// buck_v1_0
module buck_v1_0 #(
  parameter model_data_width = 25,
  parameter model_decimal_width = 16
)(
  input aclk, 
  input resetn, 
  input clock_enable,
  input pwm, 
  input signed [model_data_width-1:0] input_voltage,
  input signed [model_data_width-1:0] period_inductor,
  input signed [model_data_width-1:0] period_capacitor,
  input signed [model_data_width-1:0] inverse_resistor,
  output reg signed [model_data_width-1:0] inductor_current,
  output signed [model_data_width-1:0] capacitor_current,
  output signed [model_data_width-1:0] output_current,
  output reg signed [model_data_width-1:0] output_voltage  
);
Size: ~7200 cells after synthesis, roughly 50 flip-flops, roughly 200 I/O pins, roughly 64000 um^2 of cells after synthesis.
Settings: LEC_CHECK=0, CAP_MARGIN=40, CELL_PAD_IN_SITES_DETAIL_PLACEMENT=2, CORE_ASPECT_RATIO=1.09, CORE_MARGIN=2, CORE_UTILIZATION=40, CTS_CLUSTER_SIZE=22, GPL_ROUTABILITY_DRIVEN=0, HOLD_SLACK_MARGIN=0.1, MAX_ROUTING_LAYER=met5, SLEW_MARGIN=20; clock period 16.9 ns.
run.sh (not shown) runs the stock make flow with config.mk's settings and CLKGATE_MAP_FILE=.
The starting point did not get past global routing.
Rerun with:
CAP_MARGIN = 20   (was 40)
CELL_PAD_IN_SITES_DETAIL_PLACEMENT = unset   (was 2)
CORE_ASPECT_RATIO = unset   (was 1.09)
CTS_CLUSTER_SIZE = unset   (was 22)
HOLD_SLACK_MARGIN = unset   (was 0.1)
MAX_ROUTING_LAYER = met4   (was met5)
clock period = 28.0 ns   (was 16.9 ns; I/O delays follow)
Result: This time the run produced a clean layout. Synthesized area is unchanged. Die size hardly moves. Synthesized cell count is unchanged.
Rerun with:
CAP_MARGIN = 15   (was 20)
CORE_UTILIZATION = 72   (was 40)
CTS_CLUSTER_DIAMETER = 155   (was unset)
GPL_ROUTABILITY_DRIVEN = unset   (was 0)
clock period = 14.1 ns   (was 28.0 ns; I/O delays follow)
Outcome: Now the flow produced a layout that fails on negative setup slack; worst setup slack got worse by 8.5 ns; final cell count is lower by 2.1%.

---

north:
Starting RTL as in the previous note.
Settings: LEC_CHECK=0, CAP_MARGIN=35, CELL_PAD_IN_SITES_DETAIL_PLACEMENT=2, CORE_ASPECT_RATIO=1.09, CORE_MARGIN=9, CORE_UTILIZATION=15, CTS_CLUSTER_SIZE=22, GPL_ROUTABILITY_DRIVEN=0, HOLD_SLACK_MARGIN=0.1, MAX_ROUTING_LAYER=met4, SLEW_MARGIN=20; clock period 27.1 ns.
> inputs changed (north -> south)
- swapping 35 for 20 in CAP_MARGIN
- clearing CORE_ASPECT_RATIO, which used to be 1.09
- clearing MAX_ROUTING_LAYER, which used to be met4
- clearing CELL_PAD_IN_SITES_DETAIL_PLACEMENT, which used to be 2
- clearing HOLD_SLACK_MARGIN, which used to be 0.1
- clearing CTS_CLUSTER_SIZE, which used to be 22
- swapping 15 for 11 in CORE_UTILIZATION
- clearing GPL_ROUTABILITY_DRIVEN, which used to be 0
- swapping 9 for 2 in CORE_MARGIN
- swapping 27.1 for 42.3 in the clock period (ns, I/O delays scaled along)
==> comparison <==
Portion of the layout cell area used by clock cells essentially unchanged between south and north. Final design instance area without fill for south is higher than for north. Of the two values seen for capture point of the worst path, capacitor_current[24] was produced by south and output_voltage[24]$_SDFFE_PN0P_ by north. Wire length of the first global-routing pass, south vs north: down by more than a quarter.
Inputs modified between south and east:
- a change of CORE_UTILIZATION from 11 to 68
- an added CTS_CLUSTER_DIAMETER of 364
- an added CTS_CLUSTER_SIZE of 41
- a change of the clock period (ns, I/O delays scaled along) from 42.3 to 17.2
- In east the implementation completed, yet the final layout does not meet the checks, the culprit being setup timing.
- east ended with more final number of setup-violating endpoints than south.
- Summary: with south as the reference, number of logic stages on the critical path including buffering in east moved up by more than half.
- Die area on east is ahead of south.
- south and east ended up with roughly the same footprint of the flip-flops and latches.
Edits applied to the flow inputs when going from east to west:
- CTS_CLUSTER_SIZE changed from 41 to 11
- CTS_CLUSTER_DIAMETER removed (was 364)
- CORE_ASPECT_RATIO newly set to 0.5
- CORE_UTILIZATION changed from 68 to 40
- the clock period (ns, I/O delays scaled along) changed from 17.2 to 28.0
[summary]
- In west, the worst hold slack came out 0.019 ns below the value in east.
- Arrival time at the worst endpoint: west vs east up 5.66 ns
- west against east: clock skew held; routed wire length increased by about 1.5% relative to the old numbers.
- west reached the end of the flow, and the finished layout is clean on the timing, DRC and antenna checks.

---

build 95:
buck_v1_0 again, from the RTL that the note above started with.
==> flow/design.v (excerpt) <==
module buck_v1_0 #(
  parameter model_data_width = 25,
  parameter model_decimal_width = 16
)(
  input aclk, 
  input resetn, 
  input clock_enable,
  input pwm, 
  input signed [model_data_width-1:0] input_voltage,
  input signed [model_data_width-1:0] period_inductor,
  input signed [model_data_width-1:0] period_capacitor,
  input signed [model_data_width-1:0] inverse_resistor,
  output reg signed [model_data_width-1:0] inductor_current,
  output signed [model_data_width-1:0] capacitor_current,
  output signed [model_data_width-1:0] output_current,
  output reg signed [model_data_width-1:0] output_voltage  
);
Settings: LEC_CHECK=0, ABC_AREA=1, CAP_MARGIN=20, CELL_PAD_IN_SITES_DETAIL_PLACEMENT=2, CELL_PAD_IN_SITES_GLOBAL_PLACEMENT=2, CORE_MARGIN=5, CORE_UTILIZATION=40, CTS_CLUSTER_DIAMETER=391, CTS_CLUSTER_SIZE=47, GPL_TIMING_DRIVEN=1, MAX_ROUTING_LAYER=met4, SLEW_MARGIN=20, TNS_END_PERCENT=80; clock period 18.7 ns.
To summarise build 95: no stage aborted, but the layout did not pass its checks, failing on negative setup slack.
The inputs of build 3 differ from those of build 95 as listed below.
- MAX_ROUTING_LAYER: met4 -> met5
- CORE_MARGIN: 5 -> 2
- CAP_MARGIN: 20 -> 40
- CTS_CLUSTER_DIAMETER: 391 -> unset
- GPL_TIMING_DRIVEN: 1 -> unset
- GPL_ROUTABILITY_DRIVEN: unset -> 0
- ABC_AREA: 1 -> unset
- CELL_PAD_IN_SITES_GLOBAL_PLACEMENT: 2 -> unset
- CTS_CLUSTER_SIZE: 47 -> 22
- TNS_END_PERCENT: 80 -> unset
- the clock period (ns, I/O delays scaled along): 18.7 -> 16.9
[summary]
In build 3 the tally of unique sky130hd cells used after synthesis turned out about 25% higher than in build 95. Post-synthesis net count (build 3 vs. build 95) decreases by more than 10%. Compared with build 95, build 3 shows a lower cell count after synthesis. Build 3 terminated abnormally: global routing reported GRT-0116. Compared build 3 vs build 95, and chip area in the Yosys report is down in build 3. Compared to build 95, build 3 has xor and xnor fraction of the mapped netlist area 1.1 points higher. Compared with build 95, in build 3 worst-case setup slack after placement decreased 3640 ps; area of the placeable core decreased 6600 um^2; number of standard cells reported by yosys decreased 1376; proportion of synthesized area in mux cells increased 0.52 points.
What build 30 does differently from build 3 at the input level:
- CAP_MARGIN changed from 40 to 20
- CTS_CLUSTER_SIZE removed (was 22)
- MAX_ROUTING_LAYER removed (was met5)
- GPL_ROUTABILITY_DRIVEN removed (was 0)
- CELL_PAD_IN_SITES_DETAIL_PLACEMENT removed (was 2)
- the clock period (ns, I/O delays scaled along) changed from 16.9 to 25.4
[summary]
Build 30 did not stop at any stage, and its layout met the timing, DRC and antenna checks.
Number of synthesized flops with an enable pin of build 30 is on par with build 3.
Lower post-cts sizing count goes to build 30 over build 3.
On xor/xnor cell area share of the yosys netlist, build 3 tracks build 30 almost exactly.
Number of rows created at floorplan of build 30 is on par with build 3.
In build 30 relative to build 3, post-placement cell area had gone down by a few percent.
Re async set-or-reset flop fraction in the synthesized netlist: no difference whatsoever between build 3 and build 30.
As far as mean instance size in the synthesized netlist goes, build 3 and build 30 are indistinguishable; the numbers are identical.
--- input diff build 30..build 56 ---
- an added CTS_CLUSTER_SIZE of 22
- an added GPL_ROUTABILITY_DRIVEN of 0
- an added MAX_ROUTING_LAYER of met4
- a change of the clock period (ns, I/O delays scaled along) from 25.4 to 16.9
==> comparison <==
Build 56 finished all stages; however, its layout fails the closing checks, the failures being negative setup slack.
Looking at origin of the worst setup path, the inverse_resistor[5] result is from build 30; the inverse_resistor[18] one comes from build 56.
Going from build 30 to build 56, routed wire length grew by about 2.7%; layout filler cell count shrank by about 3.2%.
